**flow/config.mk**
```make
export PLATFORM = sky130hd
export DESIGN_NAME = snack
export DESIGN_NICKNAME = snack
export VERILOG_FILES = /design/flow/design.v
export SDC_FILE = /design/flow/constraint.sdc
export NUM_CORES = 4
export LEC_CHECK = 0
export ABC_AREA = 1
export CAP_MARGIN = 5
export CORE_MARGIN = 2
export CORE_UTILIZATION = 72
export CTS_CLUSTER_SIZE = 56
export HOLD_SLACK_MARGIN = 0.23
export PLACE_DENSITY_LB_ADDON = 0.02
export SETUP_SLACK_MARGIN = -0.4
export SLEW_MARGIN = 20
```
**flow/constraint.sdc**
```tcl
create_clock -name core_clock -period 5.7 [get_ports {clk}]
set_input_delay 1.1400 -clock core_clock [delete_from_list [all_inputs] [get_ports {clk}]]
set_output_delay 1.1400 -clock core_clock [all_outputs]
set_load 0.01 [all_outputs]
```
**flow/design.v**
```verilog
`timescale 1ns / 1ps
module keycheck(
    input clk,
    input rst_n,
    input key,
    output reg key_v
);
    reg [2:0] key_cnt;
    always @(posedge clk or negedge rst_n) begin
        if (!rst_n)
            key_cnt <= 3'b000;
        else
            key_cnt <= {key_cnt[1:0], key};
    end
    always @(posedge clk or negedge rst_n) begin
        if (!rst_n)
            key_v <= 1'b0;
        else if (key_cnt == 3'b110)
            key_v <= 1'b1;
        else
            key_v <= 1'b0;
    end
endmodule
`timescale 1ns / 1ps
module snack_control(
    input clk,
    input rst_n,
    input key_r,
    input key_l,
    input key_u,
    input key_d,
    input [9:0] box_x,
    input [8:0] box_y,
    input [9:0] x_pos,
    input [8:0] y_pos,
    input [1:0] speed_mode,
    output reg drive,
    output  snack_r,
    output snake_head
    );
    wire key_r1;
    wire key_l1;
    wire key_u1;
    wire key_d1;
    reg [1:0] dir; 
    parameter right = 2'd0;
    parameter left = 2'd1;
    parameter up = 2'd2;
    parameter down = 2'd3;
    keycheck r_keycheck(
        .clk(clk),
        .rst_n(rst_n),
        .key(key_r),
        .key_v(key_r1)
    );
    keycheck l_keycheck(
        .clk(clk),
        .rst_n(rst_n),
        .key(key_l),
        .key_v(key_l1)
    );
    keycheck u_keycheck(
        .clk(clk),
        .rst_n(rst_n),
        .key(key_u),
        .key_v(key_u1)
    );
    keycheck d_keycheck(
        .clk(clk),
        .rst_n(rst_n),
        .key(key_d),
        .key_v(key_d1)
    );
    always @(posedge clk or negedge rst_n)
        if (!rst_n) dir <= right;
        else if (key_r1 && dir != left) dir <= right;
        else if (key_l1 && dir != right) dir <= left;
        else if (key_u1 && dir != down) dir <= up;
        else if (key_d1 && dir != up) dir <= down;
    reg [9:0] snack_x[19:0];
    reg [8:0] snack_y[19:0];
    reg [20:0] cnt_m; 
    reg [20:0]update_time;
    always @( posedge clk or negedge rst_n) begin
    if(!rst_n)
        update_time = 19'd4200;
      else begin
         case (speed_mode)
         2'b00: update_time <= 20'd6200;  
         2'b01: update_time <= 20'd4200;  
         2'b10: update_time <= 20'd3200;  
         endcase
        end
    end
     reg fin;
    always @(posedge clk or negedge rst_n)
        if (!rst_n) cnt_m <= 19'd0;
        else if (fin) cnt_m <= 19'd0;
        else if (cnt_m == update_time) cnt_m <= 19'd0;
        else cnt_m <= cnt_m + 19'd1;
    always @(posedge clk or negedge rst_n)
        if (!rst_n) begin
            snack_x[0] <= 10'd400;
            snack_y[0] <= 10'd300;
        end else if (cnt_m == update_time)
            case (dir)
                right: if (snack_x[0] >= 10'd799) snack_x[0] <= 10'd0;
                       else snack_x[0] <= snack_x[0] + 10'd5;
                left: if (snack_x[0] == 10'd0) snack_x[0] <= 10'd799;
                      else snack_x[0] <= snack_x[0] - 10'd5;
                up: if (snack_y[0] >= 10'd599) snack_y[0] <= 10'd0;
                    else snack_y[0] <= snack_y[0] + 10'd5;
                down: if (snack_y[0] == 10'd0) snack_y[0] <= 10'd599;
                      else snack_y[0] <= snack_y[0] - 10'd5;
            endcase
    always @(posedge clk or negedge rst_n)
        if (!rst_n) begin
            snack_x[1] <= 10'd0;
            snack_y[1] <= 10'd0;
            snack_x[2] <= 10'd0;
            snack_y[2] <= 10'd0;
            snack_x[3] <= 10'd0;
            snack_y[3] <= 10'd0;
            snack_x[4] <= 10'd0;
            snack_y[4] <= 10'd0;
            snack_x[5] <= 10'd0;
            snack_y[5] <= 10'd0;
            snack_x[6] <= 10'd0;
            snack_y[6] <= 10'd0;
            snack_x[7] <= 10'd0;
            snack_y[7] <= 10'd0;
            snack_x[8] <= 10'd0;
            snack_y[8] <= 10'd0;
            snack_x[9] <= 10'd0;
            snack_y[9] <= 10'd0;
            snack_x[10] <= 10'd0;
            snack_y[10] <= 10'd0;
            snack_x[11] <= 10'd0;
            snack_y[11] <= 10'd0;
            snack_x[12] <= 10'd0;
            snack_y[12] <= 10'd0;
            snack_x[13] <= 10'd0;
            snack_y[13] <= 10'd0;
            snack_x[14] <= 10'd0;
            snack_y[14] <= 10'd0;
            snack_x[15] <= 10'd0;
            snack_y[15] <= 10'd0;
            snack_x[16] <= 10'd0;
            snack_y[16] <= 10'd0;
            snack_x[17] <= 10'd0;
            snack_y[17] <= 10'd0;
            snack_x[18] <= 10'd0;
            snack_y[18] <= 10'd0;
            snack_x[19] <= 10'd0;
            snack_y[19] <= 10'd0;
        end else if (cnt_m == update_time) begin
            snack_x[1] <= snack_x[0];
            snack_y[1] <= snack_y[0];
            snack_x[2] <= snack_x[1];
            snack_y[2] <= snack_y[1];
            snack_x[3] <= snack_x[2];
            snack_y[3] <= snack_y[2];
            snack_x[4] <= snack_x[3];
            snack_y[4] <= snack_y[3];
            snack_x[5] <= snack_x[4];
            snack_y[5] <= snack_y[4];
            snack_x[6] <= snack_x[5];
            snack_y[6] <= snack_y[5];
            snack_x[7] <= snack_x[6];
            snack_y[7] <= snack_y[6];
            snack_x[8] <= snack_x[7];
            snack_y[8] <= snack_y[7];
            snack_x[9] <= snack_x[8];
            snack_y[9] <= snack_y[8];
            snack_x[10] <= snack_x[9];
            snack_y[10] <= snack_y[9];
            snack_x[11] <= snack_x[10];
            snack_y[11] <= snack_y[10];
            snack_x[12] <= snack_x[11];
            snack_y[12] <= snack_y[11];
            snack_x[13] <= snack_x[12];
            snack_y[13] <= snack_y[12];
            snack_x[14] <= snack_x[13];
            snack_y[14] <= snack_y[13];
            snack_x[15] <= snack_x[14];
            snack_y[15] <= snack_y[14];
            snack_x[16] <= snack_x[15];
            snack_y[16] <= snack_y[15];
            snack_x[17] <= snack_x[16];
            snack_y[17] <= snack_y[16];
            snack_x[18] <= snack_x[17];
            snack_y[18] <= snack_y[17];
            snack_x[19] <= snack_x[18];
            snack_y[19] <= snack_y[18];
        end
    reg [4:0] length;
    always @(posedge clk or negedge rst_n)
        if (!rst_n) begin
            length <= 5'd1;
            drive <= 1'd0;
        end else if (drive) drive <= 1'd0;
        else if (snack_x[0] >= box_x-10'd10&&snack_x[0]<=box_x+10'd10 && snack_y[0] >= box_y-10'd10&&snack_y[0]<=box_y+10'd10) begin
            drive <= 1'd1;
            if (length < 5'd20) length <= length + 5'd1;
            else length <= length;
        end
    always @(posedge clk or negedge rst_n)
        if (!rst_n) fin <= 1'b0;
        else if ((snack_x[0] == snack_x[1] && snack_y[0] == snack_y[1]) ||
                 (snack_x[0] == snack_x[2] && snack_y[0] == snack_y[2]) ||
                 (snack_x[0] == snack_x[3] && snack_y[0] == snack_y[3]) ||
                 (snack_x[0] == snack_x[4] && snack_y[0] == snack_y[4]) ||
                 (snack_x[0] == snack_x[5] && snack_y[0] == snack_y[5]) ||
                 (snack_x[0] == snack_x[6] && snack_y[0] == snack_y[6]) ||
                 (snack_x[0] == snack_x[7] && snack_y[0] == snack_y[7]) ||
                 (snack_x[0] == snack_x[8] && snack_y[0] == snack_y[8]) ||
                 (snack_x[0] == snack_x[9] && snack_y[0] == snack_y[9]) ||
                 (snack_x[0] == snack_x[10] && snack_y[0] == snack_y[10]) ||
                 (snack_x[0] == snack_x[11] && snack_y[0] == snack_y[11]) ||
                 (snack_x[0] == snack_x[12] && snack_y[0] == snack_y[12]) ||
                 (snack_x[0] == snack_x[13] && snack_y[0] == snack_y[13]) ||
                 (snack_x[0] == snack_x[14] && snack_y[0] == snack_y[14]) ||
                 (snack_x[0] == snack_x[15] && snack_y[0] == snack_y[15]) ||
                 (snack_x[0] == snack_x[16] && snack_y[0] == snack_y[16]) ||
                 (snack_x[0] == snack_x[17] && snack_y[0] == snack_y[17]) ||
                 (snack_x[0] == snack_x[18] && snack_y[0] == snack_y[18]) ||
                 (snack_x[0] == snack_x[19] && snack_y[0] == snack_y[19] )) fin <= 1'b1;
                      assign snack_r = (
                (x_pos >= snack_x[1]-10'd10 && x_pos <= snack_x[1]+10'd10)&&(y_pos >= snack_y[1]-10'd10 && y_pos <= snack_y[1]+10'd10)&&length > 5'd1)||
                ((x_pos >= snack_x[2]-10'd10 && x_pos <= snack_x[2]+10'd10)&&(y_pos >= snack_y[2]-10'd10 && y_pos <= snack_y[2]+10'd10)&&length > 5'd2)||
                ((x_pos >= snack_x[3]-10'd10 && x_pos <= snack_x[3]+10'd10)&&(y_pos >= snack_y[3]-10'd10 && y_pos <= snack_y[3]+10'd10)&&length > 5'd3)||
                ((x_pos >= snack_x[4]-10'd10 && x_pos <= snack_x[4]+10'd10)&&(y_pos >= snack_y[4]-10'd10 && y_pos <= snack_y[4]+10'd10)&&length > 5'd4)||
                ((x_pos >= snack_x[5]-10'd10 && x_pos <= snack_x[5]+10'd10)&&(y_pos >= snack_y[5]-10'd10 && y_pos <= snack_y[5]+10'd10)&&length > 5'd5)||
                ((x_pos >= snack_x[6]-10'd10 && x_pos <= snack_x[6]+10'd10)&&(y_pos >= snack_y[6]-10'd10 && y_pos <= snack_y[6]+10'd10)&&length > 5'd6)||
                ((x_pos >= snack_x[7]-10'd10 && x_pos <= snack_x[7]+10'd10)&&(y_pos >= snack_y[7]-10'd10 && y_pos <= snack_y[7]+10'd10)&&length > 5'd7)||
                ((x_pos >= snack_x[8]-10'd10 && x_pos <= snack_x[8]+10'd10)&&(y_pos >= snack_y[8]-10'd10 && y_pos <= snack_y[8]+10'd10)&&length > 5'd8)||
                ((x_pos >= snack_x[9]-10'd10 && x_pos <= snack_x[9]+10'd10)&&(y_pos >= snack_y[9]-10'd10 && y_pos <= snack_y[9]+10'd10)&&length > 5'd9)||
                ((x_pos >= snack_x[10]-10'd10 && x_pos <= snack_x[10]+10'd10)&&(y_pos >= snack_y[10]-10'd10 && y_pos <= snack_y[10]+10'd10)&&length > 5'd10)||
                ((x_pos >= snack_x[11]-10'd10 && x_pos <= snack_x[11]+10'd10)&&(y_pos >= snack_y[11]-10'd10 && y_pos <= snack_y[11]+10'd10)&&length > 5'd11)||
                ((x_pos >= snack_x[12]-10'd10 && x_pos <= snack_x[12]+10'd10)&&(y_pos >= snack_y[12]-10'd10 && y_pos <= snack_y[12]+10'd10)&&length > 5'd12)||
                ((x_pos >= snack_x[13]-10'd10 && x_pos <= snack_x[13]+10'd10)&&(y_pos >= snack_y[13]-10'd10 && y_pos <= snack_y[13]+10'd10)&&length > 5'd13)||
                ((x_pos >= snack_x[14]-10'd10 && x_pos <= snack_x[14]+10'd10)&&(y_pos >= snack_y[14]-10'd10 && y_pos <= snack_y[14]+10'd10)&&length > 5'd14)||
                ((x_pos >= snack_x[15]-10'd10 && x_pos <= snack_x[15]+10'd10)&&(y_pos >= snack_y[15]-10'd10 && y_pos <= snack_y[15]+10'd10)&&length > 5'd15)||
                ((x_pos >= snack_x[16]-10'd10 && x_pos <= snack_x[16]+10'd10)&&(y_pos >= snack_y[16]-10'd10 && y_pos <= snack_y[16]+10'd10)&&length > 5'd16)||
                ((x_pos >= snack_x[17]-10'd10 && x_pos <= snack_x[17]+10'd10)&&(y_pos >= snack_y[17]-10'd10 && y_pos <= snack_y[17]+10'd10)&&length > 5'd17)||
                ((x_pos >= snack_x[18]-10'd10 && x_pos <= snack_x[18]+10'd10)&&(y_pos >= snack_y[18]-10'd10 && y_pos <= snack_y[18]+10'd10)&&length > 5'd18)||
                ((x_pos >= snack_x[19]-10'd10 && x_pos <= snack_x[19]+10'd10)&&(y_pos >= snack_y[19]-10'd10 && y_pos <= snack_y[19]+10'd10)&&length > 5'd19);
                  assign snake_head=((x_pos >= snack_x[0]-10'd10 && x_pos <= snack_x[0]+10'd10)&&(y_pos >= snack_y[0]-10'd10 && y_pos <= snack_y[0]+10'd10));
endmodule
`timescale 1ns / 1ps
module random(
    input clk,
    input rst_n,
    output reg [8:0] rand_num
    );
    always @(posedge clk or negedge rst_n)
        if (!rst_n) rand_num <= 9'd132;
        else begin
            rand_num[0] <= rand_num[8];
            rand_num[1] <= rand_num[0];
            rand_num[2] <= rand_num[1];
            rand_num[3] <= rand_num[2];
            rand_num[4] <= rand_num[3] ^ rand_num[8];
            rand_num[5] <= rand_num[4] ^ rand_num[8];
            rand_num[6] <= rand_num[5] ^ rand_num[8];
            rand_num[7] <= rand_num[6];
            rand_num[8] <= rand_num[7];
            if (rand_num > 9'd240)
                rand_num <= rand_num % 9'd240;
        end
endmodule
`timescale 1ns / 1ps
module box_create(
    input clk,
    input rst_n,
    input [8:0] rand_num,
    input rand_drive,
    output reg [9:0] rand_x,
    output reg [9:0] rand_y
    );
    reg flag;
    always @(posedge clk or negedge rst_n)
        if (!rst_n) begin
            rand_x <= 9'd300;
            rand_y <= 9'd300;
            flag <= 1'b0;
        end else if (rand_drive) begin
            flag <= 1'b1;
            rand_x <= rand_num;
        end else if (flag == 1'b1) begin
            rand_y <= rand_num;
            flag <= 1'b0;
        end
endmodule
`timescale 1ns / 1ps
module random_box(
    input clk,
    input rst_n,
    input drive,
    output wire [9:0] box_x,
    output wire [9:0] box_y
    );
    wire [8:0] rand_num;
    random U1_random(
        .clk(clk),
        .rst_n(rst_n),
        .rand_num(rand_num)
    );
    wire [9:0] rand_x;
    wire [9:0] rand_y;
    box_create U1_box_create(
        .clk(clk),
        .rst_n(rst_n),
        .rand_num(rand_num),
        .rand_drive(drive),
        .rand_x(rand_x),
        .rand_y(rand_y)
    );
    assign box_x = rand_x;
    assign box_y = rand_y;
endmodule
`timescale 1ns / 1ps
module PS2(
	input clk, rst,
	input ps2_clk, ps2_data,
	output reg up, left, right, down
	);
reg ps2_clk_falg0, ps2_clk_falg1, ps2_clk_falg2;
wire negedge_ps2_clk = !ps2_clk_falg1 & ps2_clk_falg2;
reg negedge_ps2_clk_shift;
reg [9:0] data;
reg data_break, data_done, data_expand;
reg[7:0]temp_data;
reg[3:0]num;
always@(posedge clk or posedge rst)begin
	if(rst)begin
		ps2_clk_falg0<=1'b0;
		ps2_clk_falg1<=1'b0;
		ps2_clk_falg2<=1'b0;
	end
	else begin
		ps2_clk_falg0<=ps2_clk;
		ps2_clk_falg1<=ps2_clk_falg0;
		ps2_clk_falg2<=ps2_clk_falg1;
	end
end
always@(posedge clk or posedge rst)begin
	if(rst)
		num<=4'd0;
	else if (num==4'd11)
		num<=4'd0;
	else if (negedge_ps2_clk)
		num<=num+1'b1;
end
always@(posedge clk)begin
	negedge_ps2_clk_shift<=negedge_ps2_clk;
end
always@(posedge clk or posedge rst)begin
	if(rst)
		temp_data<=8'd0;
	else if (negedge_ps2_clk_shift)begin
		case(num)
			4'd2 : temp_data[0]<=ps2_data;
			4'd3 : temp_data[1]<=ps2_data;
			4'd4 : temp_data[2]<=ps2_data;
			4'd5 : temp_data[3]<=ps2_data;
			4'd6 : temp_data[4]<=ps2_data;
			4'd7 : temp_data[5]<=ps2_data;
			4'd8 : temp_data[6]<=ps2_data;
			4'd9 : temp_data[7]<=ps2_data;
			default: temp_data<=temp_data;
		endcase
	end
	else temp_data<=temp_data;
end
always@(posedge clk or posedge rst)begin
	if(rst)begin
		data_break<=1'b0;
		data<=10'd0;
		data_done<=1'b0;
		data_expand<=1'b0;
	end
	else if(num==4'd11)begin
		if(temp_data==8'hE0)begin
			data_expand<=1'b1;
		end
		else if(temp_data==8'hF0)begin
			data_break<=1'b1;
		end
		else begin
			data<={data_expand,data_break,temp_data};
			data_done<=1'b1;
			data_expand<=1'b0;
			data_break<=1'b0;
		end
	end
	else begin
		data<=data;
		data_done<=1'b0;
		data_expand<=data_expand;
		data_break<=data_break;
	end
end
always @(posedge clk or posedge rst) begin
	if (rst) begin
		up <= 1'b0; left <= 1'b0; right <= 1'b0; down <= 1'b0;
	end
	else case (data)
        10'h275:down <= 1;
        10'h375:down <= 0;
        10'h26B:left <= 1;
        10'h36B:left <= 0;
        10'h274:right <= 1;
        10'h374:right <= 0;
        10'h272:up<=1;
        10'h372:up<=0;
    endcase
end
endmodule
`timescale 1ns / 1ps
module VGA(
	input clk,                    
	input rst,
	input [11:0]Din,			 
	output reg [8:0]row,		 
	output reg [9:0]col,		 
	output reg rdn,			 
	output reg [3:0]R, G, B, 
	output reg HS, VS			 
   );
reg [9:0] h_count;  
	always @ (posedge clk) begin
		if (rst)  h_count <= 10'h0;
		else if  (h_count == 10'd799)
					 h_count <= 10'h0;
			  else h_count <= h_count + 10'h1;
	end
reg [9:0] v_count;  
	always @ (posedge clk or posedge rst) begin
		if (rst)  v_count <= 10'h0;
		else if  (h_count == 10'd799) begin
					if (v_count == 10'd524) v_count <= 10'h0;
					else v_count <= v_count + 10'h1;
		end
	end
wire	[9:0] row_addr = v_count - 10'd35;		 
wire	[9:0] col_addr = h_count - 10'd143;		 
wire			h_sync = (h_count > 10'd95);		 
wire			v_sync = (v_count > 10'd1);		 
wire			read   = (h_count > 10'd142) &&	 
							(h_count < 10'd783) &&	 
							(v_count > 10'd34)  &&	 
							(v_count < 10'd525);		 
always @ (posedge clk) begin
	row <= row_addr[8:0];	 
	col <= col_addr;			 
	rdn <= ~read;				 
	HS  <= h_sync;				 
	VS  <= v_sync;				 
	R   <= rdn ? 4'h0 : Din[3:0];		 
	G	 <= rdn ? 4'h0 : Din[7:4];		 
	B	 <= rdn ? 4'h0 : Din[11:8];	 
end
endmodule
`timescale 1ns / 1ps
module draw_snake(
    input clk,
    input rdn,
    input [8:0] row,
    input [9:0] col,
    input rst_n,
    input [9:0] box_x,
    input [8:0] box_y,
    output reg [11:0] pixel,
    input snake_r,
    input snake_head
    );
    parameter RED = 12'b0000_0000_1111;
    parameter GREEN = 12'b0000_1111_0000;
    parameter BLUE = 12'b1111_0000_0000;
    parameter YELLOW = 12'b0000_1111_1111;
    always @(posedge clk ) begin
        if (rst_n==0) pixel <= YELLOW;
        else if (!rdn) begin 
        if(snake_head) pixel<=YELLOW;
          else  if (snake_r) pixel <= GREEN; 
            else if (col >= box_x-10'd10 &&col<=box_x+10'd10 && row>=box_y-10'd10&& row<=box_y+10'd10) pixel <= RED; 
            else pixel <= 12'h000; 
        end
    end
endmodule
`timescale 1ns / 1ps
module Bpmusic(
input key,
input clk,
output reg beep
);
reg [15:0] cnt;
reg [15:0] prediv;
reg [12:0] delay;
always @(posedge clk) begin
if (key == 1'b1) begin
	beep <= 1'b0;
	delay <= 13'd0;
	cnt <= 16'd0;
	prediv <= 16'hBA9E;
end
else begin
	cnt <= cnt + 1'b1;
	if (cnt == prediv) begin
		beep <= ~beep;
		cnt <= 0;
		delay <= delay +1'b1;
		case(delay)
			13'd1000:prediv <= 16'hA648;
			13'd2000:prediv <= 16'h941F;
			13'd3000:prediv <= 16'h8BCF;
			13'd4000:prediv <= 16'h7C90;
			13'd5000:prediv <= 16'h6EFA;
			13'd6000:prediv <= 16'h62DD;
			13'd7000:begin
				prediv <= 16'hBA9E;
				delay <= 13'd0;
				end
			default : prediv <= prediv;
			endcase
	end
end 
end
endmodule
`timescale 1ns / 1ps
module snack(
    input ps2_data,
    input ps2_clk,
    input clk,
    input [1:0] speed_mode,
    input rst_n,
    input key,
    output hsync,
    output vsync,
    output beep,
    output [3:0] vga_r,
    output [3:0] vga_g,
    output [3:0] vga_b
    );
    wire key_r,key_l,key_u,key_d;
    PS2 ps2(.clk(clk),.rst(!rst_n),.ps2_clk(ps2_clk),.ps2_data(ps2_data),.up(key_u),.left(key_l),.right(key_r),.down(key_d));
    wire [9:0] col;
    wire [8:0] row;
    wire [9:0] box_x;
    wire [8:0] box_y;
    wire drive;
    wire snake_r;
    wire snake_head;
    snack_control u1_snack_control(
        .clk(clk),
        .rst_n(rst_n),
        .key_r(key_r),
        .key_l(key_l),
        .key_u(key_u),
        .key_d(key_d),
        .box_x(box_x),
        .box_y(box_y),
        .x_pos(col),
        .y_pos(row),
        .speed_mode(speed_mode),
        .drive(drive),
        .snack_r(snake_r),
        .snake_head(snake_head)
                  );
    random_box u1_random_box(
        .clk(clk),
        .rst_n(rst_n),
        .drive(drive), 
        .box_x(box_x), 
        .box_y(box_y)
    );
    wire [11:0] pixel;
    wire rdn;
    reg control_signal;
    wire [3:0]vga_r1;
    wire [3:0]vga_g1;
    wire [3:0]vga_b1;
    wire hsync1;
    wire vsync1;
    wire [3:0]vga_r2;
    wire [3:0]vga_g2;
    wire [3:0]vga_b2;
    wire hsync2;
    wire vsync2;
    VGA vga0(
        .clk(clk),
        .rst(!rst_n),
        .R(vga_r1),
        .G(vga_g1),
        .B(vga_b1),
        .HS(hsync1),
        .VS(vsync1),
        .row(row),
        .col(col),
        .rdn(rdn),
        .Din(pixel)
    );
    assign vga_r2 = 4'h0;
    assign vga_g2 = 4'h0;
    assign vga_b2 = 4'h0;
    assign hsync2 = 1'b0;
    assign vsync2 = 1'b0;
    draw_snake draw(
        .clk(clk),
        .rdn(rdn),
        .row(row),
        .col(col),
        .rst_n(rst_n),
        .box_x(box_x),
        .box_y(box_y),
        .pixel(pixel),
        .snake_r(snake_r),
        .snake_head(snake_head)
    );
    always @(posedge clk or negedge rst_n) begin
        if (!rst_n) begin
            control_signal <= 1'b0;  
        end else begin
            control_signal <=1'b1;
        end
    end
    assign vga_r = control_signal ? vga_r1 : vga_r2;
    assign vga_g = control_signal ? vga_g1 : vga_g2;
    assign vga_b = control_signal ? vga_b1 : vga_b2;
    assign hsync = control_signal ? hsync1 : hsync2;
    assign vsync = control_signal ? vsync1 : vsync2;
    Bpmusic music (
    .clk(clk),
    .key(key),
    .beep(beep)
    );
endmodule
```
**flow/run.sh**
```bash
#!/bin/bash
# the make line also repeats each setting of config.mk as NAME=value (left out here)
make -C /OpenROAD-flow-scripts/flow DESIGN_CONFIG=/design/flow/config.mk WORK_HOME=/design/flow/orfs CLKGATE_MAP_FILE= finish
```
==> reports/qor.txt, run 1 <==
die area = 0.0814 mm²
DP HPWL = 126000 µm
Cell area leaders = dfrtp_1, ha_1, xor2_1
vias per cell = 6.14
Area Overhead vs Synth = 5.78%
Place WS = 2.11 ns
combinational gate power = 2950 µW
# H-tree levels = 3
ANT nets after route = 0
# rows = 103
Finished Cell Area = 0.0602 mm²
post-synthesis mux area share = 0.0593%
Yosys chip area = 0.0570 mm²
Crit Path Max Fanout = 6
crit path capture type = flop
Worst Hold Endpoint = ps2.ps2_clk_falg1
sw frac = 34.1%
worst flop-to-flop path startpoint = u1_snack_control.snack_x[8][1]
Setup crit end = draw.pixel[3]
Slew Limit Fails = 0
post_cts resized = 0
HP Start = ps2.ps2_clk_falg0
Worst-path clk slew = 0.06 ns
FA/HA/MAJ Cells, Area Fraction = 19.1%
Critical Path AT = 4.33 ns
largest net degree at the start of global routing = 251
Cells after Synth = 7738
Worst R2R Path Depth = 21
Pre-antenna DRT Iters = 7
worst skew pair latency = 0.66 ns
VDD IR max = 312 µV
Seq share, synth = 25.0%
Root Buffer = clkbuf_16
Final WS setup = 1.96 ns
Switch Pwr = 4270 µW
setup bufs post-CTS = 0
fin crit share = 65.6%
via count = 53425
1st-iter DRT viols = 5431
# Cells Yosys = 7738
Gate power share = 23.5%
sequential cell power = 4630 µW
Hold Crit Class = flop to flop
ys async rst share = 85.8%
Synth Cell Area = 0.0570 mm²
Detailed Route WL = 173000 µm
critical path class = flop to flop
Top pwr grp = the clock network
number of max-cap violations = 0
Worst Path Buf+Inv = 1
count of cell types in the netlist = 65
fin cells = 8701
CP peak stage delay = 0.60 ns
Setup TNS = 0 ns
status = finished clean
YS warnings = 12
most frequent CP cell = nand2_1
Sink Count = 584
Nets = 8463
core area = 0.0786 mm²
Commonest cells post-synth = nand2_1, ha_1, inv_1, xor2_1, o21ai_0
die height = 285 µm
Top-area cell share = 21.1%
ys flop type = dfrtp_1
All-Layer GR Usage = 42.1%
drt wl/cell = 19.9 µm
hold path depth = 0
max_slew headroom = 26.6%
CTS hold repair buffers = 0
CTS tree = yes
crit path time final = 3.74 ns
gpl congestion = 0.989
total CTS buffers = 74
Int Pwr = 8260 µW
mean post-synth cell area = 7.36 µm²
setup violators final = 0
P_clk = 4950 µW
CTS Buffer Depth = 3
Reg-to-Reg End = draw.pixel[3]
Initial Util = 72.4%
crit path launch = u1_snack_control.snack_x[8][1]
GRT overflow = 0
Stages on worst setup path = 21
clock share of power = 39.5%
Final Power = 12500 µW
RSZ-0062 raised after global routing = no
pwr dens = 208 mW/mm²
die width = 285 µm
leading area contributor after synthesis = dfrtp_1
placed cell count = 8562
comb area leader = simple AND/OR/NAND/NOR gates
first-pass GRT wire length = 274000 µm
initial antenna violation count = 5
Ports = 22
vias in the first global route = 51117
CP max stage cell = nor2_1
Critical Path RT = 6.29 ns
Synth Area in XOR/XNOR = 13.2%
ys flops = 584
Fmax = 268 MHz
Worst Max-Slew Pin Slew = 1.10 ns
Simple-Gate Area Share = 22.9%
cell chain of the critical path = inv_1, ha_1, or2_2, nand3_1, nor3_1, xor2_1, ha_1, a21oi_1, o21a_1, nand3_1, nor2_1, nor2_1, nand2_1, nand2_1, nor2_1, nand2_1, nor2_1, nand3_1, nand2_1, nand2_1, nand2_1
Leak = 0.0292 µW
port bufs = 17
most frequent cell after synthesis = nand2_1
crit start category = flop
family with the most delay on the worst path = simple AND/OR/NAND/NOR gates
FF-to-FF setup slack = 1.96 ns
Hold Vio Cnt, Final = 0
clock skew = 0.0238 ns
Placed Area = 0.0577 mm²
DRC = 0
AND-OR/OR-AND Cells, Area Fraction = 11.8%
Post-synth EDFFs = 0
number of OpenROAD warnings = 102
Sequential Power Share = 36.9%
layer usage:
metal  wire [µm]  track usage [%]  share of wire, %
met2       74700             65.2                43
met3       18400             8.84                11
met1       70600             56.1                41
met4        9490             20.4               5.5
met5          41                0             0.024
per-stage QoR:
| stage | utilization [%] | hold slack, ns |
|---|---|---|
| final | 76.6 | 0.379 |
| after detailed placement | 73.4 | 0.365 |
| after floorplan | - | 0.331 |
| after global routing | 76.6 | 0.389 |
| after CTS | 76.6 | 0.379 |
| after global placement | 73.4 | 0.333 |
area by class of cell:
class                           instances  area [µm²]
Fill cell                            6013       18400
Antenna cell                            1        2.50
Tap cell                             1050        1310
Inverter                              870        3270
Multi-Input combinational cell       5980       38200
Clock buffer                          109        2140
Sequential cell                       584       14200
Timing Repair Buffer                   78         683
Clock inverter                         29         392
==> run 2, diff against run 1 <==
ABC_AREA = default   (was 1)
CAP_MARGIN = 20   (was 5)
CELL_PAD_IN_SITES_GLOBAL_PLACEMENT = 2   (was default)
CORE_ASPECT_RATIO = 0.76   (was default)
CORE_UTILIZATION = 29   (was 72)
CTS_CLUSTER_SIZE = default   (was 56)
GPL_TIMING_DRIVEN = 1   (was default)
HOLD_SLACK_MARGIN = default   (was 0.23)
PLACE_DENSITY_LB_ADDON = 0.1   (was 0.02)
SETUP_SLACK_MARGIN = 2.43   (was -0.4)
TNS_END_PERCENT = 70   (was default)
clock period = 40.0 ns   (was 5.7 ns; I/O delays follow)
==> reports/qor.txt, run 2 <==
clock share of power = 42.3% (was 39.5%)
DRC = 0 (unchanged)
ANT nets after route = 0 (unchanged)
setup bufs post-CTS = 0 (unchanged)
Core Util, Final = 31.8% (was 76.6%)
Fmax = 88.5 MHz
Switch Pwr = 615 µW (was 4270 µW)
die area = 0.193 mm² (was 0.0814 mm²)
die height = 384 µm (was 285 µm)
post-synthesis mux area share = 0.908% (was 0.0593%)
# H-tree levels = 3 (unchanged)
Detailed Route WL = 223000 µm (was 173000 µm)
HP Start = ps2.ps2_clk_falg0 (unchanged)
DP HPWL = 156000 µm (was 126000 µm)
Area Overhead vs Synth = 9.30% (was 5.78%)
All-Layer GR Usage = 22.9% (was 42.1%)
fin crit share = 28.2% (was 65.6%)
crit path capture type = asynchronous set/reset pin (was flop)
Pre-antenna DRT Iters = 5 (was 7)
ys flop type = dfrtp_1 (unchanged)
fin cells = 9032 (was 8701)
crit path launch = rst_n (was u1_snack_control.snack_x[8][1])
AND-OR/OR-AND Cells, Area Fraction = 12.9% (was 11.8%)
ys async rst share = 85.8% (unchanged)
clock skew = 0.0413 ns (was 0.0238 ns)
via count = 46732 (was 53425)
combinational gate power = 372 µW (was 2950 µW)
YS warnings = 12 (unchanged)
Ports = 22 (unchanged)
FA/HA/MAJ Cells, Area Fraction = 19.8% (was 19.1%)
leading area contributor after synthesis = dfrtp_1 (unchanged)
Cells after Synth = 6698 (was 7738)
Hold Crit Class = flop to flop (unchanged)
critical path class = input port to asynchronous set/reset pin (was flop to flop)
Final WS setup = 28.71 ns (was 1.96 ns)
Synth Cell Area = 0.0550 mm² (was 0.0570 mm²)
sw frac = 34.1% (about the same)
largest net degree at the start of global routing = 195 (was 251)
# rows = 139 (was 103)
CTS hold repair buffers = 0 (unchanged)
Nets = 7307 (was 8463)
vias in the first global route = 45616 (was 51117)
Worst Max-Slew Pin Slew = 1.17 ns (was 1.10 ns)
sequential cell power = 669 µW (was 4630 µW)
Top-area cell share = 21.9% (was 21.1%)
number of max-cap violations = 0 (unchanged)
Top pwr grp = the clock network (unchanged)
Critical Path AT = 11.96 ns (was 4.33 ns)
cell chain of the critical path = buf_8, buf_4, buf_4, buf_4, buf_4, buf_4 (was inv_1, ha_1, or2_2, nand3_1, nor3_1, xor2_1, ha_1, a21oi_1, o21a_1, nand3_1, nor2_1, nor2_1, nand2_1, nand2_1, nor2_1, nand2_1, nor2_1, nand3_1, nand2_1, nand2_1, nand2_1)
Seq share, synth = 25.9% (was 25.0%)
Post-synth EDFFs = 0 (unchanged)
FF-to-FF setup slack = 34.81 ns (was 1.96 ns)
Commonest cells post-synth = nand2_1, ha_1, xor2_1, xnor2_1, dfrtp_1 (was nand2_1, ha_1, inv_1, xor2_1, o21ai_0)
Worst Hold Endpoint = ps2.ps2_clk_falg1 (unchanged)
vias per cell = 5.17 (was 6.14)
count of cell types in the netlist = 87 (was 65)
RSZ-0062 raised after global routing = no (unchanged)
Simple-Gate Area Share = 19.8% (was 22.9%)
drt wl/cell = 24.7 µm (was 19.9 µm)
first-pass GRT wire length = 328000 µm (was 274000 µm)
Final Power = 1800 µW (was 12500 µW)
Initial Util = 29.1% (was 72.4%)
Sink Count = 584 (unchanged)
core area = 0.189 mm² (was 0.0786 mm²)
Critical Path RT = 40.67 ns (was 6.29 ns)
most frequent cell after synthesis = nand2_1 (unchanged)
gpl congestion = 0.828 (was 0.989)
Stages on worst setup path = 6 (was 21)
mean post-synth cell area = 8.21 µm² (was 7.36 µm²)
1st-iter DRT viols = 3443 (was 5431)
VDD IR max = 29.4 µV (was 312 µV)
Int Pwr = 1190 µW (was 8260 µW)
placed cell count = 8890 (was 8562)
setup violators final = 0 (unchanged)
Sequential Power Share = 37.1% (was 36.9%)
die width = 503 µm (was 285 µm)
P_clk = 763 µW (was 4950 µW)
port bufs = 17 (unchanged)
Place WS = 27.77 ns (was 2.11 ns)
Crit Path Max Fanout = 68 (was 6)
worst skew pair latency = 0.72 ns (was 0.66 ns)
worst flop-to-flop path startpoint = u1_snack_control.snack_x[12][1] (was u1_snack_control.snack_x[8][1])
Worst R2R Path Depth = 15 (was 21)
Yosys chip area = 0.0550 mm² (was 0.0570 mm²)
Leak = 0.0277 µW (was 0.0292 µW)
crit path time final = 11.29 ns
CP max stage cell = buf_4 (was nor2_1)
GRT overflow = 0 (unchanged)
Gate power share = 20.6% (was 23.5%)
CTS tree = yes (unchanged)
post_cts resized = 0 (unchanged)
initial antenna violation count = 8 (was 5)
CP peak stage delay = 0.83 ns (was 0.60 ns)
max_slew headroom = 20.8% (was 26.6%)
Setup TNS = 0 ns (unchanged)
number of OpenROAD warnings = 101 (was 102)
Cell area leaders = dfrtp_1, ha_1, nand2_1 (was dfrtp_1, ha_1, xor2_1)
# Cells Yosys = 6698 (was 7738)
pwr dens = 30.0 mW/mm² (was 208 mW/mm²)
CTS Buffer Depth = 3 (unchanged)
Reg-to-Reg End = draw.pixel[6] (was draw.pixel[3])
Worst Path Buf+Inv = 6 (was 1)
Synth Area in XOR/XNOR = 16.0% (was 13.2%)
Slew Limit Fails = 0 (unchanged)
comb area leader = simple AND/OR/NAND/NOR gates (unchanged)
ys flops = 584 (unchanged)
status = finished clean (unchanged)
hold path depth = 0 (unchanged)
Worst-path clk slew = 0.06 ns (about the same)
Root Buffer = clkbuf_16 (unchanged)
total CTS buffers = 78 (was 74)
Hold Vio Cnt, Final = 0 (unchanged)
Setup crit end = u1_snack_control.snack_y[9][7] (was draw.pixel[3])
crit start category = input port (was flop)
family with the most delay on the worst path = buffers and inverters (was simple AND/OR/NAND/NOR gates)
most frequent CP cell = buf_4 (was nand2_1)
-- run 2: routing by layer --
metal	part of all wire, %	global-route usage (%)	vias to the layer above
met1	55	37.2	23044
met3	4.2	2.96	171
met5	0	0	-
li1	-	-	22697
met2	39	31.8	820
met4	1.5	3.58	0
-- run 2: cell type report --
cell class	count	area [µm²]
Fill cell	20017	129000
Multi-Input combinational cell	5444	38200
Sequential cell	584	14300
Tap cell	2538	3180
Clock buffer	111	2270
Inverter	228	856
Timing Repair Buffer	96	806
Clock inverter	30	459
Antenna cell	1	2.50
-- run 2: per-stage QoR --
step,cell area (µm²),hold WS [ns]
6_report,60100,0.348
5_1_grt,60100,0.369
4_1_cts,60100,0.351
3_5_place_dp,57400,0.337
3_3_place_gp,57400,0.337
2_1_floorplan,55000,0.331
==> run 3, diff against run 2 <==
ABC_AREA = 1   (was default)
CAP_MARGIN = 35   (was 20)
CELL_PAD_IN_SITES_DETAIL_PLACEMENT = 1   (was default)
CORE_UTILIZATION = 57   (was 29)
CTS_CLUSTER_DIAMETER = 291   (was default)
CTS_CLUSTER_SIZE = 57   (was default)
GPL_ROUTABILITY_DRIVEN = 0   (was default)
PLACE_DENSITY_LB_ADDON = 0.11   (was 0.1)
SETUP_SLACK_MARGIN = default   (was 2.43)
clock period = 18.4 ns   (was 40.0 ns; I/O delays follow)
==> reports/qor.txt, run 3 <==
die area = 0.102 mm² (was 0.193 mm²)
Synth Cell Area = 0.0570 mm² (was 0.0550 mm²)
# rows = 101 (was 139)
Cell area leaders = dfrtp_1, ha_1, xor2_1 (was dfrtp_1, ha_1, nand2_1)
Simple-Gate Area Share = 22.9% (was 19.8%)
Seq share, synth = 25.0% (was 25.9%)
Synth Area in XOR/XNOR = 13.2% (was 16.0%)
leading area contributor after synthesis = dfrtp_1 (unchanged)
FA/HA/MAJ Cells, Area Fraction = 19.1% (was 19.8%)
failing step = global placement without I/O
Initial Util = 57.3% (was 29.1%)
count of cell types in the netlist = 65 (was 87)
die width = 367 µm (was 503 µm)
Log Error = [ERROR FLW-0024] Place density exceeds 1.0 (current PLACE_DENSITY_LB_ADDON =  0.11). Please check if the value of  PLACE_DENSITY_LB_ADDON is between 0 and 0.99.
mean post-synth cell area = 7.36 µm² (was 8.21 µm²)
post-synthesis mux area share = 0.0593% (was 0.908%)
core area = 0.0995 mm² (was 0.189 mm²)
Top-area cell share = 21.1% (was 21.9%)
YS warnings = 12 (unchanged)
Cells after Synth = 7738 (was 6698)
ys async rst share = 85.8% (unchanged)
status = stopped before the end (was finished clean)
# Cells Yosys = 7738 (was 6698)
Commonest cells post-synth = nand2_1, ha_1, inv_1, xor2_1, o21ai_0 (was nand2_1, ha_1, xor2_1, xnor2_1, dfrtp_1)
ys flops = 584 (unchanged)
Post-synth EDFFs = 0 (unchanged)
most frequent cell after synthesis = nand2_1 (unchanged)
die height = 280 µm (was 384 µm)
Yosys chip area = 0.0570 mm² (was 0.0550 mm²)
comb area leader = simple AND/OR/NAND/NOR gates (unchanged)
AND-OR/OR-AND Cells, Area Fraction = 11.8% (was 12.9%)
ys flop type = dfrtp_1 (unchanged)
==> run 4, diff against run 3 <==
CELL_PAD_IN_SITES_DETAIL_PLACEMENT = default   (was 1)
GPL_ROUTABILITY_DRIVEN = default   (was 0)
PLACE_DENSITY_LB_ADDON = 0.12   (was 0.11)
==> reports/qor.txt, run 4 <==
Cells after Synth = 7738 (unchanged)
Synth Area in XOR/XNOR = 13.2% (unchanged)
mean post-synth cell area = 7.36 µm² (unchanged)
Log Error = [ERROR FLW-0024] Place density exceeds 1.0 (current PLACE_DENSITY_LB_ADDON =  0.12). Please check if the value of  PLACE_DENSITY_LB_ADDON is between 0 and 0.99. (was [ERROR FLW-0024] Place density exceeds 1.0 (current PLACE_DENSITY_LB_ADDON =  0.11). Please check if the value of  PLACE_DENSITY_LB_ADDON is between 0 and 0.99.)
most frequent cell after synthesis = nand2_1 (unchanged)
ys flop type = dfrtp_1 (unchanged)
Commonest cells post-synth = nand2_1, ha_1, inv_1, xor2_1, o21ai_0 (unchanged)
Yosys chip area = 0.0570 mm² (unchanged)
ys async rst share = 85.8% (unchanged)
ys flops = 584 (unchanged)
FA/HA/MAJ Cells, Area Fraction = 19.1% (unchanged)
status = stopped before the end (unchanged)
# Cells Yosys = 7738 (unchanged)
die height = 280 µm (unchanged)
Synth Cell Area = 0.0570 mm² (unchanged)
comb area leader = simple AND/OR/NAND/NOR gates (unchanged)
Cell area leaders = dfrtp_1, ha_1, xor2_1 (unchanged)
AND-OR/OR-AND Cells, Area Fraction = 11.8% (unchanged)
failing step = global placement without I/O (unchanged)
Simple-Gate Area Share = 22.9% (unchanged)
Top-area cell share = 21.1% (unchanged)
Initial Util = 57.3% (unchanged)
count of cell types in the netlist = 65 (unchanged)
Post-synth EDFFs = 0 (unchanged)
die area = 0.102 mm² (unchanged)
# rows = 101 (unchanged)
post-synthesis mux area share = 0.0593% (unchanged)
die width = 367 µm (unchanged)
Seq share, synth = 25.0% (unchanged)
core area = 0.0995 mm² (unchanged)
YS warnings = 12 (unchanged)
leading area contributor after synthesis = dfrtp_1 (unchanged)
==> run 5, diff against run 4 <==
ABC_AREA = 0   (was 1)
CAP_MARGIN = 20   (was 35)
CELL_PAD_IN_SITES_DETAIL_PLACEMENT = 1   (was default)
CELL_PAD_IN_SITES_GLOBAL_PLACEMENT = default   (was 2)
CORE_ASPECT_RATIO = 0.66   (was 0.76)
CORE_MARGIN = 4   (was 2)
CORE_UTILIZATION = 65   (was 57)
CTS_CLUSTER_DIAMETER = 81   (was 291)
CTS_CLUSTER_SIZE = 80   (was 57)
GPL_ROUTABILITY_DRIVEN = 0   (was default)
GPL_TIMING_DRIVEN = 0   (was 1)
MAX_ROUTING_LAYER = met4   (was default)
MIN_ROUTING_LAYER = met1   (was default)
PLACE_DENSITY_LB_ADDON = default   (was 0.12)
SETUP_SLACK_MARGIN = 5.0   (was default)
TNS_END_PERCENT = 95   (was 70)
clock period = 40.0 ns   (was 18.4 ns; I/O delays follow)
==> reports/qor.txt, run 5 <==
status = stopped before the end (unchanged)
failing step = clock tree synthesis (was global placement without I/O)
Log Error = [ERROR DPL-0033] detailed placement checks failed during check placement. (was [ERROR FLW-0024] Place density exceeds 1.0 (current PLACE_DENSITY_LB_ADDON =  0.12). Please check if the value of  PLACE_DENSITY_LB_ADDON is between 0 and 0.99.)
Cells after Synth = 6698 (was 7738)
Synth Area in XOR/XNOR = 16.0% (was 13.2%)
comb area leader = simple AND/OR/NAND/NOR gates (unchanged)
die area = 0.0894 mm² (was 0.102 mm²)
AND-OR/OR-AND Cells, Area Fraction = 12.9% (was 11.8%)
Top-area cell share = 21.9% (was 21.1%)
Yosys chip area = 0.0550 mm² (was 0.0570 mm²)
Commonest cells post-synth = nand2_1, ha_1, xor2_1, xnor2_1, dfrtp_1 (was nand2_1, ha_1, inv_1, xor2_1, o21ai_0)
die width = 366 µm (was 367 µm)
core area = 0.0836 mm² (was 0.0995 mm²)
Post-synth EDFFs = 0 (unchanged)
port bufs = 16
mean post-synth cell area = 8.21 µm² (was 7.36 µm²)
die height = 244 µm (was 280 µm)
ys flops = 584 (unchanged)
YS warnings = 12 (unchanged)
ys async rst share = 85.8% (unchanged)
leading area contributor after synthesis = dfrtp_1 (unchanged)
most frequent cell after synthesis = nand2_1 (unchanged)
# rows = 86 (was 101)
post-synthesis mux area share = 0.908% (was 0.0593%)
Cell area leaders = dfrtp_1, ha_1, nand2_1 (was dfrtp_1, ha_1, xor2_1)
Initial Util = 65.8% (was 57.3%)
FA/HA/MAJ Cells, Area Fraction = 19.8% (was 19.1%)
placed cell count = 7852
ys flop type = dfrtp_1 (unchanged)
Simple-Gate Area Share = 19.8% (was 22.9%)
# Cells Yosys = 6698 (was 7738)
Synth Cell Area = 0.0550 mm² (was 0.0570 mm²)
count of cell types in the netlist = 87 (was 65)
Ports = 22
DP HPWL = 197000 µm
Seq share, synth = 25.9% (was 25.0%)
-- run 5: stage by stage --
| step | total power, µW | setup slack (ns) | instance area, µm² | hold slack (ns) |
|---|---|---|---|---|
| detailed placement | 1080 | 29.28 | 57500 | 0.341 |
| global placement | 1030 | 4.73 | 56500 | 0.332 |
| floorplan | 882 | 31.10 | 55000 | 0.331 |
==> run 6, diff against run 5 <==
ABC_AREA = 1   (was 0)
CAP_MARGIN = 30   (was 20)
CELL_PAD_IN_SITES_DETAIL_PLACEMENT = 0   (was 1)
CELL_PAD_IN_SITES_GLOBAL_PLACEMENT = 0   (was default)
CORE_ASPECT_RATIO = default   (was 0.66)
CORE_MARGIN = 2   (was 4)
CORE_UTILIZATION = 72   (was 65)
CTS_CLUSTER_DIAMETER = 379   (was 81)
CTS_CLUSTER_SIZE = 14   (was 80)
GPL_ROUTABILITY_DRIVEN = default   (was 0)
GPL_TIMING_DRIVEN = default   (was 0)
HOLD_SLACK_MARGIN = 0.29   (was default)
MAX_ROUTING_LAYER = default   (was met4)
PLACE_DENSITY_LB_ADDON = 0.03   (was default)
SETUP_SLACK_MARGIN = -0.35   (was 5.0)
TNS_END_PERCENT = default   (was 95)
clock period = 5.7 ns   (was 40.0 ns; I/O delays follow)
==> reports/qor.txt, run 6 <==
status = finished clean (was stopped before the end)
Cells after Synth = 7738 (was 6698)
ANT nets after route = 0
port bufs = 17 (was 16)
Top pwr grp = sequential cells
# Cells Yosys = 7738 (was 6698)
first-pass GRT wire length = 273000 µm
Setup TNS = 0 ns
vias per cell = 6.14
CTS tree = yes
leading area contributor after synthesis = dfrtp_1 (unchanged)
Sink Count = 584
CP max stage cell = dfstp_2
CTS Buffer Depth = 3
Worst Hold Endpoint = ps2.ps2_clk_falg2
Root Buffer = clkbuf_16
vias in the first global route = 50212
DP HPWL = 125000 µm (was 197000 µm)
met2 routed wirelength = 74500 µm
worst skew pair latency = 0.64 ns
DRC = 0
initial antenna violation count = 8
Stages on worst setup path = 9
All-Layer GR Usage = 41.9%
CTS hold repair buffers = 0
die area = 0.0814 mm² (was 0.0894 mm²)
ys flop type = dfrtp_1 (unchanged)
Gate power share = 27.3%
Top-area cell share = 21.1% (was 21.9%)
Seq share, synth = 25.0% (was 25.9%)
sw frac = 36.4%
ys async rst share = 85.8% (unchanged)
GRT overflow = 0
HP Start = ps2.ps2_clk_falg1
Ports = 22 (unchanged)
P_clk = 3310 µW
Sequential Power Share = 42.3%
worst flop-to-flop path startpoint = u1_snack_control.update_time[5]
WL met3 = 18900 µm
Int Pwr = 6950 µW
FA/HA/MAJ Cells, Area Fraction = 19.1% (was 19.8%)
Hold Vio Cnt, Final = 0
Area Overhead vs Synth = 3.90%
sequential cell power = 4630 µW
Place WS = 2.23 ns (was 29.28 ns)
# rows = 103 (was 86)
die width = 285 µm (was 366 µm)
ys flops = 584 (unchanged)
Critical Path RT = 6.23 ns
pwr dens = 185 mW/mm²
clock share of power = 30.3%
clock skew = 0.0164 ns
Fmax = 278 MHz
via count = 53106
Worst R2R Path Depth = 9
crit path time final = 3.59 ns
cell chain of the critical path = inv_1, nor3_1, o22ai_1, nor4_2, nand2_8, buf_4, buf_4, buf_16, o21ai_0
Fillers = 6320
fin crit share = 63.0%
total CTS buffers = 47
comb area leader = simple AND/OR/NAND/NOR gates (unchanged)
Crit Path Max Fanout = 105
number of max-cap violations = 0
Pre-antenna DRT Iters = 8
YS warnings = 12 (unchanged)
core area = 0.0786 mm² (was 0.0836 mm²)
Commonest cells post-synth = nand2_1, ha_1, inv_1, xor2_1, o21ai_0 (was nand2_1, ha_1, xor2_1, xnor2_1, dfrtp_1)
crit start category = flop
family with the most delay on the worst path = buffers and inverters
VDD IR max = 355 µV
largest net degree at the start of global routing = 156
number of OpenROAD warnings = 105
Worst Path Buf+Inv = 4
die height = 285 µm (was 244 µm)
most frequent cell after synthesis = nand2_1 (unchanged)
mean post-synth cell area = 7.36 µm² (was 8.21 µm²)
1st-iter DRT viols = 5599
Setup crit end = u1_snack_control.snack_y[16][2]
drt wl/cell = 20.0 µm
CP peak stage delay = 0.60 ns
most frequent CP cell = buf_4
setup bufs post-CTS = 0
Synth Area in XOR/XNOR = 13.2% (was 16.0%)
# H-tree levels = 2
Synth Cell Area = 0.0570 mm² (was 0.0550 mm²)
critical path class = flop to flop
RSZ-0062 raised after global routing = no
Yosys chip area = 0.0570 mm² (was 0.0550 mm²)
combinational gate power = 2990 µW
Worst-path clk slew = 0.07 ns
Reg-to-Reg End = u1_snack_control.snack_y[16][2]
Initial Util = 72.4% (was 65.8%)
Max Used Layer = met5
Nets = 8437
Worst Max-Slew Pin Slew = 1.07 ns
Detailed Route WL = 173000 µm
AND-OR/OR-AND Cells, Area Fraction = 11.8% (was 12.9%)
crit path capture type = flop
Hold Crit Class = flop to flop
Simple-Gate Area Share = 22.9% (was 19.8%)
FF-to-FF setup slack = 2.11 ns
Slew Limit Fails = 0
Post-synth EDFFs = 0 (unchanged)
Cell area leaders = dfrtp_1, ha_1, xor2_1 (was dfrtp_1, ha_1, nand2_1)
Switch Pwr = 3980 µW
crit path launch = u1_snack_control.update_time[5]
count of cell types in the netlist = 65 (was 87)
post_cts resized = 0
gpl congestion = 1.03
hold path depth = 0
post-synthesis mux area share = 0.0593% (was 0.908%)
Leak = 0.0286 µW
setup violators final = 0
Final WS setup = 2.11 ns
Post-Route M1 WL = 70800 µm
max_slew headroom = 28.2%
Critical Path AT = 4.13 ns
==> run 6: final cells by class <==
class	instances	area [µm²]	share of cell area, %
multi-input combinational	5980	38200	64.6
sequential	584	14200	24.1
inverter	870	3270	5.52
tap	1050	1310	2.22
clock buffer	82	1310	2.21
timing repair buffer	79	748	1.26
clock inverter	4	82.6	0.140
antenna	2	5.00	0.00846
==> run 6: per-stage QoR <==
step	instance area [µm²]	power [µW]	util [%]	hold slack [ns]	cells
after global placement	57700	7470	73.4	0.334	8560
after global routing	59200	11300	75.3	0.372	8649
after detailed placement	57700	7560	73.4	0.343	8561
after floorplan	57000	6610	-	0.331	7741
final	59200	10900	75.3	0.362	8651
after CTS	59100	10800	75.2	0.363	8647
==> run 6: metal layers <==
metal	global-route usage, %	vias to the layer above
li1	-	25271
met1	56.0	24753
met2	65.0	2510
met3	9.58	560
met4	18.8	12
met5	0	-
==> run 7, diff against run 6 <==
ABC_AREA = default   (was 1)
CAP_MARGIN = 10   (was 30)
CELL_PAD_IN_SITES_DETAIL_PLACEMENT = default   (was 0)
CELL_PAD_IN_SITES_GLOBAL_PLACEMENT = 2   (was 0)
CORE_ASPECT_RATIO = 0.76   (was default)
CORE_UTILIZATION = 29   (was 72)
CTS_CLUSTER_DIAMETER = default   (was 379)
CTS_CLUSTER_SIZE = default   (was 14)
GPL_TIMING_DRIVEN = 1   (was default)
HOLD_SLACK_MARGIN = default   (was 0.29)
MIN_ROUTING_LAYER = default   (was met1)
PLACE_DENSITY_LB_ADDON = 0.1   (was 0.03)
SETUP_SLACK_MARGIN = -1.43   (was -0.35)
TNS_END_PERCENT = 70   (was default)
clock period = 18.4 ns   (was 5.7 ns; I/O delays follow)
==> reports/qor.txt, run 7 <==
status = finished clean (unchanged)
core area = 0.189 mm² (was 0.0786 mm²)
FA/HA/MAJ Cells, Area Fraction = 19.8% (was 19.1%)
# Cells Yosys = 6698 (was 7738)
Commonest cells post-synth = nand2_1, ha_1, xor2_1, xnor2_1, dfrtp_1 (was nand2_1, ha_1, inv_1, xor2_1, o21ai_0)
drt wl/cell = 24.5 µm (was 20.0 µm)
leading area contributor after synthesis = dfrtp_1 (unchanged)
Hold Vio Cnt, Final = 0 (unchanged)
Setup TNS = 0 ns (unchanged)
Reg-to-Reg End = draw.pixel[6] (was u1_snack_control.snack_y[16][2])
Fmax = 179 MHz
Stages on worst setup path = 2 (was 9)
number of OpenROAD warnings = 98 (was 105)
family with the most delay on the worst path = buffers and inverters (unchanged)
Gate power share = 20.8% (was 27.3%)
Simple-Gate Area Share = 19.8% (was 22.9%)
Final Power = 3920 µW (was 10900 µW)
Nets = 7317 (was 8437)
mean post-synth cell area = 8.21 µm² (was 7.36 µm²)
setup bufs post-CTS = 0 (unchanged)
die width = 503 µm (was 285 µm)
Detailed Route WL = 222000 µm (was 173000 µm)
crit path time final = 5.60 ns
most frequent cell after synthesis = nand2_1 (unchanged)
Top pwr grp = the clock network (was sequential cells)
FF-to-FF setup slack = 13.22 ns (was 2.11 ns)
AND-OR/OR-AND Cells, Area Fraction = 12.9% (was 11.8%)
CP max stage cell = clkdlybuf4s50_1 (was dfstp_2)
Yosys chip area = 0.0550 mm² (was 0.0570 mm²)
setup violators final = 0 (unchanged)
crit path launch = control_signal (was u1_snack_control.update_time[5])
crit start category = flop (unchanged)
post-synthesis mux area share = 0.908% (was 0.0593%)
Worst Max-Slew Pin Slew = 1.16 ns (was 1.07 ns)
post_cts resized = 0 (unchanged)
vias per cell = 5.14 (was 6.14)
Worst Path Buf+Inv = 1 (was 4)
Cells after Synth = 6698 (was 7738)
combinational gate power = 815 µW (was 2990 µW)
Setup crit end = vga_g[2] (was u1_snack_control.snack_y[16][2])
HP Start = ps2.ps2_clk_falg0 (was ps2.ps2_clk_falg1)
vias in the first global route = 45514 (was 50212)
sequential cell power = 1450 µW (was 4630 µW)
ys async rst share = 85.8% (unchanged)
M3 GR Usage = 2.54% (was 9.58%)
max_slew headroom = 22.0% (was 28.2%)
RSZ-0062 raised after global routing = no (unchanged)
cell chain of the critical path = and2_1, clkdlybuf4s50_1 (was inv_1, nor3_1, o22ai_1, nor4_2, nand2_8, buf_4, buf_4, buf_16, o21ai_0)
Synth Area in XOR/XNOR = 16.0% (was 13.2%)
crit path capture type = output pin (was flop)
via count = 46536 (was 53106)
DRC = 0 (unchanged)
Post-synth EDFFs = 0 (unchanged)
die area = 0.193 mm² (was 0.0814 mm²)
Area Overhead vs Synth = 9.36% (was 3.90%)
global route hottest layer = met1 (was met2)
Worst-path clk slew = 0.06 ns (was 0.07 ns)
met1 Use GR = 36.6% (was 56.0%)
Top-area cell share = 21.9% (was 21.1%)
ANT nets after route = 0 (unchanged)
comb area leader = simple AND/OR/NAND/NOR gates (unchanged)
total CTS buffers = 79 (was 47)
Slew Limit Fails = 0 (unchanged)
Critical Path RT = 14.72 ns (was 6.23 ns)
first-pass GRT wire length = 327000 µm (was 273000 µm)
# H-tree levels = 3 (was 2)
Cell area leaders = dfrtp_1, ha_1, nand2_1 (was dfrtp_1, ha_1, xor2_1)
worst flop-to-flop path startpoint = u1_snack_control.snack_x[12][1] (was u1_snack_control.update_time[5])
All-Layer GR Usage = 22.9% (was 41.9%)
port bufs = 17 (unchanged)
hold path depth = 0 (unchanged)
Critical Path AT = 1.92 ns (was 4.13 ns)
gpl congestion = 0.833 (was 1.03)
ys flop type = dfrtp_1 (unchanged)
pwr dens = 65.2 mW/mm² (was 185 mW/mm²)
Worst R2R Path Depth = 15 (was 9)
Sink Count = 584 (unchanged)
Ports = 22 (unchanged)
met2 Usage GRT = 32.6% (was 65.0%)
CTS tree = yes (unchanged)
VDD IR max = 60.2 µV (was 355 µV)
ys flops = 584 (unchanged)
fin crit share = 30.4% (was 63.0%)
1st-iter DRT viols = 3615 (was 5599)
worst skew pair latency = 0.72 ns (was 0.64 ns)
CTS Buffer Depth = 3 (unchanged)
P_clk = 1650 µW (was 3310 µW)
number of max-cap violations = 0 (unchanged)
Sequential Power Share = 37.0% (was 42.3%)
CTS hold repair buffers = 0 (unchanged)
Pre-antenna DRT Iters = 5 (was 8)
Crit Path Max Fanout = 4 (was 105)
DP HPWL = 156000 µm (was 125000 µm)
Int Pwr = 2580 µW (was 6950 µW)
YS warnings = 12 (unchanged)
Root Buffer = clkbuf_16 (unchanged)
die height = 384 µm (was 285 µm)
sw frac = 34.0% (was 36.4%)
initial antenna violation count = 12 (was 8)
Worst Hold Endpoint = ps2.ps2_clk_falg1 (was ps2.ps2_clk_falg2)
count of cell types in the netlist = 87 (was 65)
CP peak stage delay = 0.55 ns (was 0.60 ns)
Initial Util = 29.1% (was 72.4%)
Hold Crit Class = flop to flop (unchanged)
Switch Pwr = 1330 µW (was 3980 µW)
Leak = 0.0277 µW (was 0.0286 µW)
GRT overflow = 0 (unchanged)
clock share of power = 42.2% (was 30.3%)
largest net degree at the start of global routing = 131 (was 156)
Seq share, synth = 25.9% (was 25.0%)
clock skew = 0.0432 ns (was 0.0164 ns)
Synth Cell Area = 0.0550 mm² (was 0.0570 mm²)
critical path class = flop to output pin (was flop to flop)
# rows = 139 (was 103)
run 7: cell type report:
class	instances	area, µm²
Clock inverter	31	454
Timing Repair Buffer	105	861
Sequential cell	584	14300
Antenna cell	5	12.5
Inverter	228	856
Tap cell	2538	3180
Clock buffer	115	2250
Fill cell	20029	129000
Multi-Input combinational cell	5444	38200
run 7: metal layers:
metal	wire, µm	share of wire [%]	up-vias
li1	-	-	22723
met1	121000	55	22821
met2	88400	40	830
met3	8880	4.0	162
met4	3430	1.5	0
met5	0	0	-
run 7: metrics by stage:
| stage | util, % | hold slack (ns) | instance area [µm²] | cells | setup WS [ns] |
|---|---|---|---|---|---|
| after floorplan | - | 0.331 | 55000 | 6701 | 13.82 |
| after global placement | 30.4 | 0.339 | 57400 | 8899 | 12.02 |
| after detailed placement | 30.4 | 0.336 | 57400 | 8899 | 12.00 |
| after CTS | 31.9 | 0.358 | 60100 | 9045 | 12.72 |
| after global routing | 31.9 | 0.366 | 60100 | 9046 | 12.46 |
| final | 31.9 | 0.354 | 60100 | 9050 | 12.80 |
==> run 8, diff against run 7 <==
CAP_MARGIN = 20   (was 10)
CELL_PAD_IN_SITES_GLOBAL_PLACEMENT = default   (was 2)
CORE_ASPECT_RATIO = default   (was 0.76)
CORE_UTILIZATION = 72   (was 29)
CTS_CLUSTER_DIAMETER = 378   (was default)
CTS_CLUSTER_SIZE = 10   (was default)
GPL_TIMING_DRIVEN = default   (was 1)
HOLD_SLACK_MARGIN = 0.26   (was default)
PLACE_DENSITY_LB_ADDON = 0.13   (was 0.1)
SETUP_SLACK_MARGIN = 1.69   (was -1.43)
TNS_END_PERCENT = default   (was 70)
clock period = 5.7 ns   (was 18.4 ns; I/O delays follow)
==> reports/qor.txt, run 8 <==
status = finished clean (unchanged)
vias in the first global route = 46535 (was 45514)
Top-area cell share = 21.9% (unchanged)
CP max stage cell = or4_4 (was clkdlybuf4s50_1)
FF/Latch Area = 0.0143 mm² (about the same)
ys flops = 584 (unchanged)
setup violators final = 0 (unchanged)
YS warnings = 12 (unchanged)
CTS hold repair buffers = 0 (unchanged)
drt wl/cell = 22.3 µm (was 24.5 µm)
RSZ-0062 raised after global routing = yes (was no)
Initial Util = 72.5% (was 29.1%)
Int Pwr = 7490 µW (was 2580 µW)
most frequent cell after synthesis = nand2_1 (unchanged)
FF-to-FF setup slack = 1.72 ns (was 13.22 ns)
Detailed Route WL = 166000 µm (was 222000 µm)
sw frac = 33.2% (was 34.0%)
Worst Hold Endpoint = u1_snack_control.d_keycheck.key_cnt[2] (was ps2.ps2_clk_falg1)
AND-OR/OR-AND Cells, Area Fraction = 12.9% (unchanged)
Seq share, synth = 25.9% (unchanged)
Hold Vio Cnt, Final = 0 (unchanged)
Gate power share = 22.1% (was 20.8%)
Comb area = 0.0384 mm² (was 0.0382 mm²)
placed cell count = 7338 (was 8899)
via count = 49122 (was 46536)
Final WS setup = 1.72 ns (was 12.80 ns)
CTS Buffer Depth = 3 (unchanged)
gpl congestion = 0.979 (was 0.833)
crit path launch = u1_snack_control.snack_x[8][1] (was control_signal)
DRC = 0 (unchanged)
Fmax = 251 MHz
fin crit share = 69.8% (was 30.4%)
fin cells = 7448 (was 9050)
Stages on worst setup path = 15 (was 2)
Worst R2R Path Depth = 15 (unchanged)
Reg-to-Reg End = draw.pixel[6] (unchanged)
ys async rst share = 85.8% (unchanged)
first-pass GRT wire length = 259000 µm (was 327000 µm)
Place WS = 1.47 ns (was 12.00 ns)
worst skew pair latency = 0.65 ns (was 0.72 ns)
HP Start = u1_snack_control.d_keycheck.key_cnt[1] (was ps2.ps2_clk_falg0)
Switch Pwr = 3730 µW (was 1330 µW)
total CTS buffers = 68 (was 79)
die area = 0.0786 mm² (was 0.193 mm²)
crit path capture type = flop (was output pin)
Slew Limit Fails = 0 (unchanged)
Critical Path AT = 4.50 ns (was 1.92 ns)
family with the most delay on the worst path = simple AND/OR/NAND/NOR gates (was buffers and inverters)
Post-synth EDFFs = 0 (unchanged)
# H-tree levels = 3 (unchanged)
die height = 280 µm (was 384 µm)
Antenna diodes = 0 (was 5)
Hold Crit Class = flop to flop (unchanged)
Cell area leaders = dfrtp_1, ha_1, nand2_1 (unchanged)
leading area contributor after synthesis = dfrtp_1 (unchanged)
largest net degree at the start of global routing = 193 (was 131)
Sink Count = 584 (unchanged)
P_clk = 4100 µW (was 1650 µW)
Fillers = 5654 (was 20029)
Commonest cells post-synth = nand2_1, ha_1, xor2_1, xnor2_1, dfrtp_1 (unchanged)
number of max-cap violations = 0 (unchanged)
ANT nets after route = 0 (unchanged)
All-Layer GR Usage = 41.8% (was 22.9%)
Simple-Gate Area Share = 19.8% (unchanged)
combinational gate power = 2480 µW (was 815 µW)
number of OpenROAD warnings = 103 (was 98)
Yosys chip area = 0.0550 mm² (unchanged)
Sequential Power Share = 41.3% (was 37.0%)
Setup crit end = draw.pixel[6] (was vga_g[2])
critical path class = flop to flop (was flop to output pin)
Top pwr grp = sequential cells (was the clock network)
Cells after Synth = 6698 (unchanged)
post-synthesis mux area share = 0.908% (unchanged)
FA/HA/MAJ Cells, Area Fraction = 19.8% (unchanged)
Crit Path Max Fanout = 6 (was 4)
Worst Path Buf+Inv = 1 (unchanged)
Setup TNS = 0 ns (unchanged)
CTS tree = yes (unchanged)
Worst-path clk slew = 0.06 ns (about the same)
mean post-synth cell area = 8.21 µm² (unchanged)
VDD IR max = 349 µV (was 60.2 µV)
Area Overhead vs Synth = 5.11% (was 9.36%)
die width = 280 µm (was 503 µm)
Leak = 0.0274 µW (was 0.0277 µW)
Ports = 22 (unchanged)
worst flop-to-flop path startpoint = u1_snack_control.snack_x[8][1] (was u1_snack_control.snack_x[12][1])
hold path depth = 0 (unchanged)
vias per cell = 6.60 (was 5.14)
Critical Path RT = 6.23 ns (was 14.72 ns)
# rows = 101 (was 139)
final hold slack = 0.375 ns (was 0.354 ns)
crit start category = flop (unchanged)
crit path time final = 3.98 ns
Synth Area in XOR/XNOR = 16.0% (unchanged)
cell chain of the critical path = inv_2, ha_4, nor2b_1, or4_4, nor3_4, xnor2_2, ha_2, nor3_2, nor2b_2, a311o_1, nand4b_1, nand4_1, or4_1, or3_4, o32a_1 (was and2_1, clkdlybuf4s50_1)
ys flop type = dfrtp_1 (unchanged)
port bufs = 17 (unchanged)
CP peak stage delay = 0.53 ns (was 0.55 ns)
Pre-antenna DRT Iters = 8 (was 5)
Synth Cell Area = 0.0550 mm² (unchanged)
pwr dens = 194 mW/mm² (was 65.2 mW/mm²)
Root Buffer = clkbuf_16 (unchanged)
DP HPWL = 114000 µm (was 156000 µm)
GRT overflow = 0 (unchanged)
# Cells Yosys = 6698 (unchanged)
core area = 0.0758 mm² (was 0.189 mm²)
comb area leader = simple AND/OR/NAND/NOR gates (unchanged)
clock skew = 0.0283 ns (was 0.0432 ns)
count of cell types in the netlist = 87 (unchanged)
sequential cell power = 4630 µW (was 1450 µW)
max_slew headroom = 13.3% (was 22.0%)
Worst Max-Slew Pin Slew = 1.29 ns (was 1.16 ns)
Nets = 7314 (was 7317)
1st-iter DRT viols = 5349 (was 3615)
initial antenna violation count = 5 (was 12)
clock share of power = 36.5% (was 42.2%)
[run 8: repair_timing]
action,CTS,global route
endpoints found under the setup margin,2,2
resized,17,57
buffers inserted,0,9
pin swaps,1,13
[run 8: routing by layer]
metal,wire (µm),share of wire [%],GRT usage (%),vias up
met5,52,0.031,0,-
met4,10200,6.2,22.7,8
met3,18100,11,9.23,626
met2,71800,43,64.5,2469
met1,65800,40,54.7,23347
li1,-,-,-,22672
[run 8: through the flow]
stage	area [µm²]	utilization (%)	total power, µW
after floorplan	55000	-	6190
final	57800	76.2	11200
after detailed placement	55500	73.2	7060
after global placement	55500	73.2	7010
after global routing	57800	76.2	11700
after CTS	57500	75.9	11100
[run 8: layout make-up]
cell class                 instances  area share [%]
tap                              978            2.12
clock inverter                     8           0.301
clock buffer                      93            3.11
sequential                       584            24.7
multi-input combinational       5444            66.5
timing repair buffer             113            1.81
inverter                         228            1.49
Power and IR drop assume default switching activity.
